==> run F <==
==> flow/design.v <==
module mp2 #(
    parameter CLK_FREQ = 12000000,
    parameter INTERVAL = CLK_FREQ / 360
)(
    input logic clk,
    input logic rst,
    output logic RGB_R,
    output logic RGB_G,
    output logic RGB_B
);
    logic [31:0] counter;
    logic [8:0] hue;
    logic [7:0] pwm_r, pwm_g, pwm_b;
    logic [7:0] pwm_counter;
    always_ff @(posedge clk) begin
        if (rst) begin
            counter <= 0;
            hue <= 0;
        end
        else if (counter >= INTERVAL)
        begin
            counter <= 0;
            hue <= (hue >= 359) ? 0 : hue + 1;
        end
        else
        begin
            counter <= counter + 1;
        end
    end
    always_comb begin
        pwm_r = (hue < 60) ? 255 :
                (hue < 120) ? (255 * (120 - hue) / 60) :
                (hue < 180) ? 0 :
                (hue < 240) ? 0 :
                (hue < 300) ? (255 * (hue - 240) / 60) :
                255;
        pwm_g = (hue < 60) ? (255 * (hue - 0) / 60) :
                (hue < 180) ? 255 :
                (hue < 240) ? (255 * (240 - hue) / 60) :
                0;
        pwm_b = (hue < 120) ? 0 :
                (hue < 180) ? (255 * (hue - 120) / 60) :
                (hue < 300) ? 255 :
                (hue < 360) ? (255 * (360 - hue) / 60) :
                0;
    end
    always_ff @(posedge clk) begin
        if (rst) pwm_counter <= 0;
        else pwm_counter <= pwm_counter + 1;
    end
    assign {RGB_R, RGB_G, RGB_B} = {pwm_counter < pwm_r, pwm_counter < pwm_g, pwm_counter < pwm_b};
endmodule
==> flow/run.sh <==
#!/bin/bash
# the make line also repeats each setting of config.mk as NAME=value (left out here)
make -C /OpenROAD-flow-scripts/flow DESIGN_CONFIG=/design/flow/config.mk WORK_HOME=/design/flow/orfs CLKGATE_MAP_FILE= finish
==> flow/config.mk <==
export PLATFORM = sky130hd
export DESIGN_NAME = mp2
export DESIGN_NICKNAME = mp2
export VERILOG_FILES = /design/flow/design.v
export SDC_FILE = /design/flow/constraint.sdc
export NUM_CORES = 4
export LEC_CHECK = 0
export ABC_AREA = 1
export CAP_MARGIN = 20
export CORE_MARGIN = 2
export CORE_UTILIZATION = 72
export CTS_CLUSTER_SIZE = 100
export SETUP_SLACK_MARGIN = -1.2
export SLEW_MARGIN = 20
export TNS_END_PERCENT = 10
==> flow/constraint.sdc <==
create_clock -name core_clock -period 12.7 [get_ports {clk}]
set_input_delay 2.5400 -clock core_clock [delete_from_list [all_inputs] [get_ports {clk}]]
set_output_delay 2.5400 -clock core_clock [all_outputs]
set_load 0.01 [all_outputs]
==> run R: changes against run F <==
==> flow/config.mk (replaced) <==
export PLATFORM = sky130hd
export DESIGN_NAME = mp2
export DESIGN_NICKNAME = mp2
export VERILOG_FILES = /design/flow/design.v
export SDC_FILE = /design/flow/constraint.sdc
export NUM_CORES = 4
export LEC_CHECK = 0
export CAP_MARGIN = 20
export CORE_MARGIN = 2
export CORE_UTILIZATION = 57
export SLEW_MARGIN = 20
==> flow/constraint.sdc (replaced) <==
create_clock -name core_clock -period 20.8 [get_ports {clk}]
set_input_delay 4.1600 -clock core_clock [delete_from_list [all_inputs] [get_ports {clk}]]
set_output_delay 4.1600 -clock core_clock [all_outputs]
set_load 0.01 [all_outputs]
==> notes.md <==
Numbers from the implementation run.

The HPWL reported at the end of detailed placement is 44.1 mm. The overall overflow remaining after global route is 0. The region available for standard cell placement spans 0.0314 mm².

Ranked by instance count, the synthesized netlist is headed by sky130_fd_sc_hd__inv_1, sky130_fd_sc_hd__ha_1, sky130_fd_sc_hd__fa_1, sky130_fd_sc_hd__a21oi_1, sky130_fd_sc_hd__nor2_1. The flow ran to the end and the layout has no timing, DRC or antenna violations. The overall die height is 182 µm.

The post-synthesis share of cell area spent on full adders, half adders and majority gates is 41.9%. The fraction of the yosys area taken by sequential cells is 5.43%.
The numbers above come from run R.

==> notes.md <==
Numbers from the implementation run.

The run stopped with a tool error. Per the run summary, the flow got no further than global routing (5_1_grt). The first error in the log reads "[ERROR GRT-0232] Routing congestion too high. Check the congestion heatmap in the GUI". Summed over all layers, the global routing overflow is approximately 150. For this run, the total global-route usage over all layers was measured as between 70 and 80%. The overall die height is about 160 µm. Per the OpenROAD floorplan log, the area of the core is 0.0251 mm². In this run the number of H-tree levels came out at 2.

Once detailed placement completed, the half-perimeter wirelength came to 53.2 mm. After Yosys synthesis, AND-OR and OR-AND compound gates account for between 10% and 20% of the synthesized area. The fraction of the yosys area taken by sequential cells is between 5 and 6%.

The post-synthesis cell type with the largest combined area is sky130_fd_sc_hd__fa_1. For reference, the top cells by count after synthesis are sky130_fd_sc_hd__inv_1, sky130_fd_sc_hd__nand2_1, sky130_fd_sc_hd__ha_1, sky130_fd_sc_hd__fa_1, sky130_fd_sc_hd__nand3_1. The number of cells after detailed placement is 3362. The post-synthesis share of cell area spent on full adders, half adders and majority gates is 41.3%.
The numbers above come from run F.


==> job 3497 <==
// mp2: RTL as listed in full above, without the edits since
make LEC_CHECK=0 CAP_MARGIN=20 CORE_MARGIN=2 CORE_UTILIZATION=57 CTS_CLUSTER_DIAMETER=319 CTS_CLUSTER_SIZE=100 SLEW_MARGIN=20 TNS_END_PERCENT=5 finish   # period 30.0 ns
run.sh (not shown) runs the stock make flow with config.mk's settings and CLKGATE_MAP_FILE=.
==> inputs of job 8234, as changes to job 3497 <==
==> flow/config.mk (replaced) <==
export PLATFORM = sky130hd
export DESIGN_NAME = mp2
export DESIGN_NICKNAME = mp2
export VERILOG_FILES = /design/flow/design.v
export SDC_FILE = /design/flow/constraint.sdc
export NUM_CORES = 4
export LEC_CHECK = 0
export ABC_AREA = 1
export CAP_MARGIN = 20
export CELL_PAD_IN_SITES_GLOBAL_PLACEMENT = 1
export CORE_MARGIN = 2
export CORE_UTILIZATION = 35
export CTS_CLUSTER_DIAMETER = 319
export CTS_CLUSTER_SIZE = 100
export SETUP_SLACK_MARGIN = 5.0
export SLEW_MARGIN = 20
export TNS_END_PERCENT = 10
==> results <==
- Job 8234 passed the timing, design-rule and antenna checks. Job 3497 completed with no timing, DRC or antenna violations.
- Of job 8234 and job 3497, job 8234 has the higher routed wire length (gap 6.5%, measured against job 3497).
- Final area: job 8234 is larger than job 3497 (3.2%).
- Between job 3497 and job 8234, the lower utilization is in job 8234 (gap 22 points).
- Between job 3497 and job 8234, the lower fmax is in job 3497 (gap 9.8%, measured against job 8234).
- In job 3497 the worst hold slack is higher than in job 8234, by 55 ps.
- In job 8234 the sequential share of layout area is lower than in job 3497, by 0.16 points.
- In job 3497 the via count is lower than in job 8234, by about 3.3%.

==> inputs of build 15 <==
// mp2: RTL as listed in full above, without the edits since
Settings: LEC_CHECK=0, ABC_AREA=1, CAP_MARGIN=20, CORE_MARGIN=2, CORE_UTILIZATION=35, CTS_CLUSTER_DIAMETER=319, CTS_CLUSTER_SIZE=100, SLEW_MARGIN=20, TNS_END_PERCENT=70; clock period 30.0 ns.
==> inputs of build 52, as changes to build 15 <==
Settings changed: ABC_AREA 1 to unset, CORE_MARGIN 2 to 8, CORE_UTILIZATION 35 to 72, CTS_CLUSTER_DIAMETER 319 to 385, CTS_CLUSTER_SIZE 100 to 92, PLACE_DENSITY set to 0.46, SETUP_SLACK_MARGIN set to -0.58, TNS_END_PERCENT 70 to unset.
==> comparison table <==
metric                                                     build 15    build 52
Result of the run                          timing/DRC/antenna clean  timing/DRC/antenna clean
Highest clock frequency the design can meet                50.7 MHz    46.4 MHz
Proportion of cell area occupied by multi-input gates         0.769       0.823
Fraction of synthesized cell area in xor and xnor cells      0.0500      0.0805
Synthesized chip area reported by yosys                  0.0184 mm2  0.0181 mm2
Logic cell area                                          0.0149 mm2  0.0153 mm2
Grt met1 use                                                  0.262       0.429
Clock network power                                       0.0551 mW   0.0577 mW
Critical path arrival                                      13.72 ns    15.57 ns
Critical path capture point                                   RGB_B       RGB_G
Proportion of cell area occupied by registers                0.0506      0.0526
Share of total power in combinational logic                   0.883       0.894
Final standard cell area without fillers                 0.0194 mm2  0.0187 mm2
Mi-comb count                                                  1909        1695

==> 04-14: inputs <==
Starts from the design.v that is shown in full above.
==> flow/config.mk <==
export PLATFORM = sky130hd
export DESIGN_NAME = mp2
export DESIGN_NICKNAME = mp2
export VERILOG_FILES = /design/flow/design.v
export SDC_FILE = /design/flow/constraint.sdc
export NUM_CORES = 4
export LEC_CHECK = 0
export ABC_AREA = 0
export CAP_MARGIN = 15
export CORE_MARGIN = 2
export CORE_UTILIZATION = 70
export CTS_CLUSTER_DIAMETER = 233
export CTS_CLUSTER_SIZE = 37
export MIN_ROUTING_LAYER = met1
export SETUP_SLACK_MARGIN = -1.01
export SLEW_MARGIN = 20
export TNS_END_PERCENT = 85
==> flow/constraint.sdc <==
create_clock -name core_clock -period 12.8 [get_ports {clk}]
set_input_delay 2.5600 -clock core_clock [delete_from_list [all_inputs] [get_ports {clk}]]
set_output_delay 2.5600 -clock core_clock [all_outputs]
set_load 0.01 [all_outputs]
==> 02-02 (differences from 04-14) <==
Settings changed: ABC_AREA 0 to default, CORE_UTILIZATION 70 to 68, CTS_CLUSTER_DIAMETER 233 to 234, CTS_CLUSTER_SIZE 37 to 58, MAX_ROUTING_LAYER from default to met4, MIN_ROUTING_LAYER met1 to default, SETUP_SLACK_MARGIN -1.01 to default, TNS_END_PERCENT 85 to default.
==> flow/constraint.sdc (replaced) <==
create_clock -name core_clock -period 28.2 [get_ports {clk}]
set_input_delay 5.6400 -clock core_clock [delete_from_list [all_inputs] [get_ports {clk}]]
set_output_delay 5.6400 -clock core_clock [all_outputs]
set_load 0.01 [all_outputs]
==> 06-01 (differences from 04-14) <==
Settings changed: ABC_AREA 0 to default, CAP_MARGIN 15 to 20, CTS_CLUSTER_DIAMETER 233 to 203, CTS_CLUSTER_SIZE 37 to 76, MIN_ROUTING_LAYER met1 to default, PLACE_DENSITY from default to 0.65, SETUP_SLACK_MARGIN -1.01 to 2.18, TNS_END_PERCENT 85 to default.
==> flow/constraint.sdc (replaced) <==
create_clock -name core_clock -period 16.3 [get_ports {clk}]
set_input_delay 3.2600 -clock core_clock [delete_from_list [all_inputs] [get_ports {clk}]]
set_output_delay 3.2600 -clock core_clock [all_outputs]
set_load 0.01 [all_outputs]
==> 11-12 (differences from 04-14) <==
Settings changed: ABC_AREA 0 to default, CAP_MARGIN 15 to 20, CORE_UTILIZATION 70 to 66, CTS_CLUSTER_DIAMETER 233 to 197, CTS_CLUSTER_SIZE 37 to 89, MIN_ROUTING_LAYER met1 to default, SETUP_SLACK_MARGIN -1.01 to 0.13, TNS_END_PERCENT 85 to default.
==> flow/constraint.sdc (replaced) <==
create_clock -name core_clock -period 13.8 [get_ports {clk}]
set_input_delay 2.7600 -clock core_clock [delete_from_list [all_inputs] [get_ports {clk}]]
set_output_delay 2.7600 -clock core_clock [all_outputs]
set_load 0.01 [all_outputs]
==> job_summary.md <==
### Yosys + OpenROAD results

| Metric | Value |
|---|---|
| DR WL/cell | between 20 and 25 um |
| Area after DPL | between 0.015 and 0.02 mm2 |
| Cell row count | 58 |
| GR Util met1 | 0.5429 |
| Total congestion overflow | 0 |
| FF-to-FF Start | counter[1] |
| Die area | between 0.02 and 0.03 mm2 |
| Initial core utilization | 0.7160 |
| Die width | around 160 um |
| Aggregate global-route resource usage | 0.4280 |
| Placed cell count | ~2600 |
| Setup Fix Bufs, Post-CTS | 89 |
| Outcome | timing/DRC/antenna clean |
| Core Box Area | around 0.025 mm2 |
| M3 GR Usage | 0.08212 |
| Post-DP HPWL | around 44 mm |
| Die Span Y | 164.7 um |
-- figures above: 06-01

==> job_summary.md <==
## Implementation flow summary

| Metric | Value |
|---|---|
| Initial core utilization | 0.7160 |
| Die area | about 0.027 mm2 |
| GR Util met1 | 0.8433 |
| Tool Error | [ERROR GRT-0116] Global routing finished with congestion. Check the congestion regions in the DRC Viewer. |
| Core Box Area | ~0.025 mm2 |
| Outcome | aborted with a tool error |
| Setup Fix Bufs, Post-CTS | just over 40 |
| Die width | approximately 160 um |
| Die Span Y | 164.7 um |
| M3 GR Usage | 0.7818 |
| Placed cell count | ~3100 |
| Failing step | global routing (5_1_grt) |
-- figures above: 04-14

==> job_summary.md <==
## Implementation flow summary

| Metric | Value |
|---|---|
| Outcome | aborted with a tool error |
| Failing step | global routing (5_1_grt) |
| Tool Error | [ERROR GRT-0232] Routing congestion too high. Check the congestion heatmap in the GUI. |
| Cell row count | roughly 60 |
| Area after DPL | about 0.023 mm2 |
| Aggregate global-route resource usage | 0.6447 |
| Die width | between 150 and 200 um |
| Core Box Area | 0.02695 mm2 |
| M3 GR Usage | 0.3787 |
| Placed cell count | about 3000 |
| GR Util met1 | 0.6374 |
| Number of enable flip-flop cells | 0 |
| Die Span Y | 169.5 um |
| Total congestion overflow | 2 |
| Die area | 0.02874 mm2 |
| Initial core utilization | 0.6709 |
-- figures above: 11-12

==> job_summary.md <==
### Yosys + OpenROAD results

| Metric | Value |
|---|---|
| Area after DPL | ~0.019 mm2 |
| Total congestion overflow | 0 |
| Placed cell count | ~2500 |
| Initial core utilization | 0.6939 |
| GR Util met1 | 0.5072 |
| Die Span Y | approximately 170 um |
| Setup Fix Bufs, Post-CTS | 0 |
| Die area | ~0.028 mm2 |
| Aggregate global-route resource usage | 0.3796 |
| Outcome | timing/DRC/antenna clean |
| Core Box Area | roughly 0.026 mm2 |
| FF-to-FF Start | hue[7] |
| M3 GR Usage | 0.05394 |
-- figures above: 02-02

Power figures rest on the tool's default switching activity, not on a simulated workload.
